==> inputs of 12-13 <==
Design saw2sin, start of the top module:
module saw2sin
( input  var        i_clk
, input  var [15:0] i_saw
, output var [15:0] o_sin
);
Settings: LEC_CHECK=0, ABC_AREA=1, CAP_MARGIN=10, CELL_PAD_IN_SITES_DETAIL_PLACEMENT=0, CORE_MARGIN=2, CORE_UTILIZATION=72, CTS_CLUSTER_SIZE=14, GPL_ROUTABILITY_DRIVEN=1, GPL_TIMING_DRIVEN=1, PLACE_DENSITY_LB_ADDON=0.13, SETUP_SLACK_MARGIN=4.57, SLEW_MARGIN=20; clock period 28.8 ns.
run.sh (not shown) runs the stock make flow with config.mk's settings and CLKGATE_MAP_FILE=.
==> 02-12: changes against 12-13 <==
Settings changed: ABC_AREA 1 to default, CAP_MARGIN 10 to 20, CELL_PAD_IN_SITES_DETAIL_PLACEMENT 0 to default, CORE_UTILIZATION 72 to 40, CTS_CLUSTER_SIZE 14 to default, GPL_ROUTABILITY_DRIVEN 1 to default, GPL_TIMING_DRIVEN 1 to default, PLACE_DENSITY_LB_ADDON 0.13 to default, SETUP_SLACK_MARGIN 4.57 to default.
==> flow/constraint.sdc (replaced) <==
create_clock -name core_clock -period 70.0 [get_ports {i_clk}]
set_input_delay 14.0000 -clock core_clock [delete_from_list [all_inputs] [get_ports {i_clk}]]
set_output_delay 14.0000 -clock core_clock [all_outputs]
set_load 0.01 [all_outputs]
==> 12-10: changes against 12-13 <==
Settings changed: CAP_MARGIN 10 to 20, CELL_PAD_IN_SITES_DETAIL_PLACEMENT 0 to default, CORE_ASPECT_RATIO from default to 1.42, CTS_CLUSTER_DIAMETER from default to 338, CTS_CLUSTER_SIZE 14 to 95, GPL_ROUTABILITY_DRIVEN 1 to default, GPL_TIMING_DRIVEN 1 to default, PLACE_DENSITY from default to 0.43, PLACE_DENSITY_LB_ADDON 0.13 to default, SETUP_SLACK_MARGIN 4.57 to default, TNS_END_PERCENT from default to 20.
==> flow/constraint.sdc (replaced) <==
create_clock -name core_clock -period 59.5 [get_ports {i_clk}]
set_input_delay 11.9000 -clock core_clock [delete_from_list [all_inputs] [get_ports {i_clk}]]
set_output_delay 11.9000 -clock core_clock [all_outputs]
set_load 0.01 [all_outputs]
==> results <==
item                                                                                          12-10           02-12               12-13
Mean instance size in the synthesized netlist                                              6.54 um2        7.28 um2            6.54 um2
Number of instances in the placed design                                                       7707            7582                   -
# clock sinks                                                                                    16              16                   -
Slowest cell on the critical path                                                              ha_2           or4_1                   -
Critical Path Fanout Max                                                                         19              23                   -
Met3 routed WL                                                                              6150 um         2730 um                   -
Status                                                                               finished clean  finished clean      did not finish
Stage where the flow stopped                                                                      -               -  detailed placement
Instance area at placement                                                                46200 um2       46700 um2                   -
Clock transition time at the flip-flop clock pins of the worst setup and hold paths         0.05 ns         0.04 ns                   -
Hpwl dp                                                                                   101000 um       106000 um                   -
Total wire length after detailed routing                                                  128000 um       125000 um                   -
Number of global-route vias before repair                                                     42.6k           39.8k                   -
Aggregate negative setup slack                                                                 0 ns            0 ns                   -
Element type at the critical path end                                                     flip-flop       flip-flop                   -
Data-path buffer share of cell area in the final layout                                       5.07%           4.10%                   -
Critical Path Start                                                                       i_saw[14]        i_saw[6]                   -

---

==> inputs of exp/tundra <==
==> flow/design.v <==
`default_nettype none
module cordic
( input  var [15:0] i_qph  
, output var [15:0] o_sin  
);
logic [15:0] i_x;
logic [15:0] i_y;
always_comb i_x = i_qph[15] ? 16'h0000 : 16'hDBD9;
always_comb i_y = i_qph[15] ? 16'hDBD9 : 16'h0000;
logic [22:0] cordic_angle [0:18];
always_comb cordic_angle[ 0] = 23'h25C80A;  
always_comb cordic_angle[ 1] = 23'h13F670;  
always_comb cordic_angle[ 2] = 23'h0A2223;  
always_comb cordic_angle[ 3] = 23'h05161A;  
always_comb cordic_angle[ 4] = 23'h028BAF;  
always_comb cordic_angle[ 5] = 23'h0145EC;  
always_comb cordic_angle[ 6] = 23'h00A2F8;  
always_comb cordic_angle[ 7] = 23'h00517C;  
always_comb cordic_angle[ 8] = 23'h0028BE;  
always_comb cordic_angle[ 9] = 23'h00145F;  
always_comb cordic_angle[10] = 23'h000A2F;  
always_comb cordic_angle[11] = 23'h000517;  
always_comb cordic_angle[12] = 23'h00028B;  
always_comb cordic_angle[13] = 23'h000145;  
always_comb cordic_angle[14] = 23'h0000A2;  
always_comb cordic_angle[15] = 23'h000051;  
always_comb cordic_angle[16] = 23'h000028;  
always_comb cordic_angle[17] = 23'h000014;  
always_comb cordic_angle[18] = 23'h00000A;  
/*verilator lint_off UNOPTFLAT*/
logic [18:0] x [0:19];
logic [18:0] y [0:19];
logic [22:0] p [0:19];
/*verilator lint_on UNOPTFLAT*/
always_comb x[0] = {1'b0, i_x, {2{1'b0}}};
always_comb y[0] = {1'b0, i_y, {2{1'b0}}};
always_comb p[0] = {i_qph, {7{1'b0}}};
/*verilator lint_off ALWCOMBORDER*/
for (genvar i = 0; i < 19; i = i + 1) begin: l_cordic_steps
  always_comb
    if (p[i][22]) begin
      x[i+1] = x[i] + (y[i] >>> (i+1));
      y[i+1] = y[i] - (x[i] >>> (i+1));
      p[i+1] = p[i] + cordic_angle[i];
    end else begin
      x[i+1] = x[i] - (y[i] >>> (i+1));
      y[i+1] = y[i] + (x[i] >>> (i+1));
      p[i+1] = p[i] - cordic_angle[i];
    end
end
/*verilator lint_on ALWCOMBORDER*/
always_comb
  if (i_qph > 16'd65508)   o_sin = 16'hFFFE;
  else if (i_qph < 16'd32) o_sin = i_qph + (i_qph >> 1);
  else                     o_sin = y[19][17:2];
endmodule
`default_nettype none
module saw2sin
( input  var        i_clk
, input  var [15:0] i_saw
, output var [15:0] o_sin
);
logic invert;
always_comb invert = i_saw[15];
logic reverse;
always_comb reverse = i_saw[14];
logic [15:0] qsaw;
always_comb qsaw = reverse
  ? {~i_saw[13:0], 2'b11}  
  : {i_saw[13:0], 2'b01};  
logic [15:0] qsin;
cordic cordic
( .i_qph (qsaw)
, .o_sin (qsin)
);
logic [16:0] sin;
always_ff @(posedge i_clk) sin <= reverse
  ? (invert ? ~{1'b1, qsin[15:0]}           
            : {1'b1, qsin[15:0]} + 17'd1)   
  : (invert ? ~{1'b1, qsin[15:0]} + 17'd2   
            : {1'b1, qsin[15:0]} + 17'd0);  
always_comb o_sin = sin[16:1];
endmodule
==> flow/run.sh <==
#!/bin/bash
# the make line also repeats each setting of config.mk as NAME=value (left out here)
make -C /OpenROAD-flow-scripts/flow DESIGN_CONFIG=/design/flow/config.mk WORK_HOME=/design/flow/orfs CLKGATE_MAP_FILE= finish
==> flow/config.mk <==
export PLATFORM = sky130hd
export DESIGN_NAME = saw2sin
export DESIGN_NICKNAME = saw2sin
export VERILOG_FILES = /design/flow/design.v
export SDC_FILE = /design/flow/constraint.sdc
export NUM_CORES = 4
export LEC_CHECK = 0
export ABC_AREA = 1
export CAP_MARGIN = 5
export CORE_MARGIN = 2
export CORE_UTILIZATION = 72
export CTS_CLUSTER_DIAMETER = 380
export CTS_CLUSTER_SIZE = 34
export MAX_ROUTING_LAYER = met4
export SLEW_MARGIN = 20
export TNS_END_PERCENT = 5
==> flow/constraint.sdc <==
create_clock -name core_clock -period 49.9 [get_ports {i_clk}]
set_input_delay 9.9800 -clock core_clock [delete_from_list [all_inputs] [get_ports {i_clk}]]
set_output_delay 9.9800 -clock core_clock [all_outputs]
set_load 0.01 [all_outputs]
==> exp/willow (differences from exp/tundra) <==
Settings changed: ABC_AREA 1 to unset, CAP_MARGIN 5 to 20, CORE_UTILIZATION 72 to 40, CTS_CLUSTER_DIAMETER 380 to unset, CTS_CLUSTER_SIZE 34 to unset, MAX_ROUTING_LAYER met4 to unset, MIN_ROUTING_LAYER set to met2, TNS_END_PERCENT 5 to unset.
==> flow/constraint.sdc (replaced) <==
create_clock -name core_clock -period 63.8 [get_ports {i_clk}]
set_input_delay 12.7600 -clock core_clock [delete_from_list [all_inputs] [get_ports {i_clk}]]
set_output_delay 12.7600 -clock core_clock [all_outputs]
set_load 0.01 [all_outputs]
==> qor summary <==
| quantity | exp/willow | exp/tundra |
|---|---|---|
| Run status | timing/DRC/antenna clean | aborted with a tool error |
| Last stage reached | - | detailed placement |
| Mean Syn Cell Area | 7.28 µm² | 6.54 µm² |
| Share of synthesized cell area in full adder, half adder and majority cells | 28.2% | 27.9% |
| Port-buffer cells | 32 | 32 |
| I/O pin count | 33 | 33 |
| Share of synthesized area spent on multiplexers | 0.760% | 0% |
| Synthesized netlist cell count | 6061 | 6789 |
| Floorplan die area | 113000 µm² | 63700 µm² |
| Die width | 336 µm | 252 µm |
| Floorplan die height | 336 µm | 252 µm |
| Register share after synthesis | 0.726% | 0.721% |
| Cell with the most instances after synthesis | sky130_fd_sc_hd__ha_1 | sky130_fd_sc_hd__inv_1 |
| Aoi/oai-family share of the synthesized area | 29.1% | 19.0% |
| XOR/XNOR Fraction of Synth Area | 19.2% | 18.2% |
| Core area | 109000 µm² | 61400 µm² |
| Fp_density | 40.4% | 72.4% |
| Placer Congestion | 0.998 | 1.05 |
| Area fraction of the dominant cell type after synthesis | 26.4% | 26.3% |
| Synthesized Nets | 7046 | 7774 |
| Total cell area reported by yosys after synthesis | 44100 µm² | 44400 µm² |
| Std cell rows | 121 | 91 |
| Yosys cell count | 6061 | 6789 |
| Most instantiated flip-flop cell in the synthesis netlist | sky130_fd_sc_hd__dfxtp_1 | sky130_fd_sc_hd__dfxtp_1 |
| Simple-Gate Area Share | 15.8% | 23.2% |
| Cell area after synthesis | 44100 µm² | 44400 µm² |
| Number of different library cells in the post-synthesis netlist | 126 | 77 |

---

==> 04-23 <==
RTL: the design.v shown in full above, as it stands there.
clock: 55.4 ns
lec_check: 0
abc_area: 0
cap_margin: 10
cell_pad_in_sites_detail_placement: 0
core_margin: 7
core_utilization: 57
cts_cluster_diameter: 183
cts_cluster_size: 100
gpl_routability_driven: 0
gpl_timing_driven: 0
setup_slack_margin: -2.0
slew_margin: 20
tns_end_percent: 5
==> 06-22: changes against 04-23 <==
==> flow/config.mk (replaced) <==
export PLATFORM = sky130hd
export DESIGN_NAME = saw2sin
export DESIGN_NICKNAME = saw2sin
export VERILOG_FILES = /design/flow/design.v
export SDC_FILE = /design/flow/constraint.sdc
export NUM_CORES = 4
export LEC_CHECK = 0
export ABC_AREA = 0
export CAP_MARGIN = 10
export CELL_PAD_IN_SITES_DETAIL_PLACEMENT = 2
export CELL_PAD_IN_SITES_GLOBAL_PLACEMENT = 1
export CORE_ASPECT_RATIO = 1.35
export CORE_MARGIN = 6
export CORE_UTILIZATION = 28
export CTS_CLUSTER_SIZE = 60
export GPL_ROUTABILITY_DRIVEN = 1
export GPL_TIMING_DRIVEN = 0
export PLACE_DENSITY = 0.83
export SETUP_SLACK_MARGIN = 2.98
export SLEW_MARGIN = 20
==> 06-04: changes against 04-23 <==
==> flow/config.mk (replaced) <==
export PLATFORM = sky130hd
export DESIGN_NAME = saw2sin
export DESIGN_NICKNAME = saw2sin
export VERILOG_FILES = /design/flow/design.v
export SDC_FILE = /design/flow/constraint.sdc
export NUM_CORES = 4
export LEC_CHECK = 0
export ABC_AREA = 0
export CAP_MARGIN = 10
export CELL_PAD_IN_SITES_DETAIL_PLACEMENT = 2
export CORE_MARGIN = 2
export CORE_UTILIZATION = 28
export GPL_ROUTABILITY_DRIVEN = 0
export GPL_TIMING_DRIVEN = 1
export PLACE_DENSITY_LB_ADDON = 0.04
export SETUP_SLACK_MARGIN = 2.98
export SLEW_MARGIN = 20
==> comparison <==
06-04 reached the layout checks and failed them: capacitance limit, slew limit, setup timing. 06-22 did not get past global routing (5_1_grt), error GRT-0116. 04-23 completed and failed the layout checks on setup timing.
Of 04-23 and 06-04, 04-23 has the higher maximum frequency (gap 13%, measured against 06-04).
Between 04-23 and 06-04, the lower sequential share of layout area is in 06-04 (gap 0.20 points).
Against 06-04, the via count of 04-23 is lower by about 36%.
Between 06-22 and 04-23, the lower die size is in 04-23 (gap about 100%, measured against 04-23).
Between 04-23 and 06-04, the lower utilization is in 06-04 (gap 19 points).
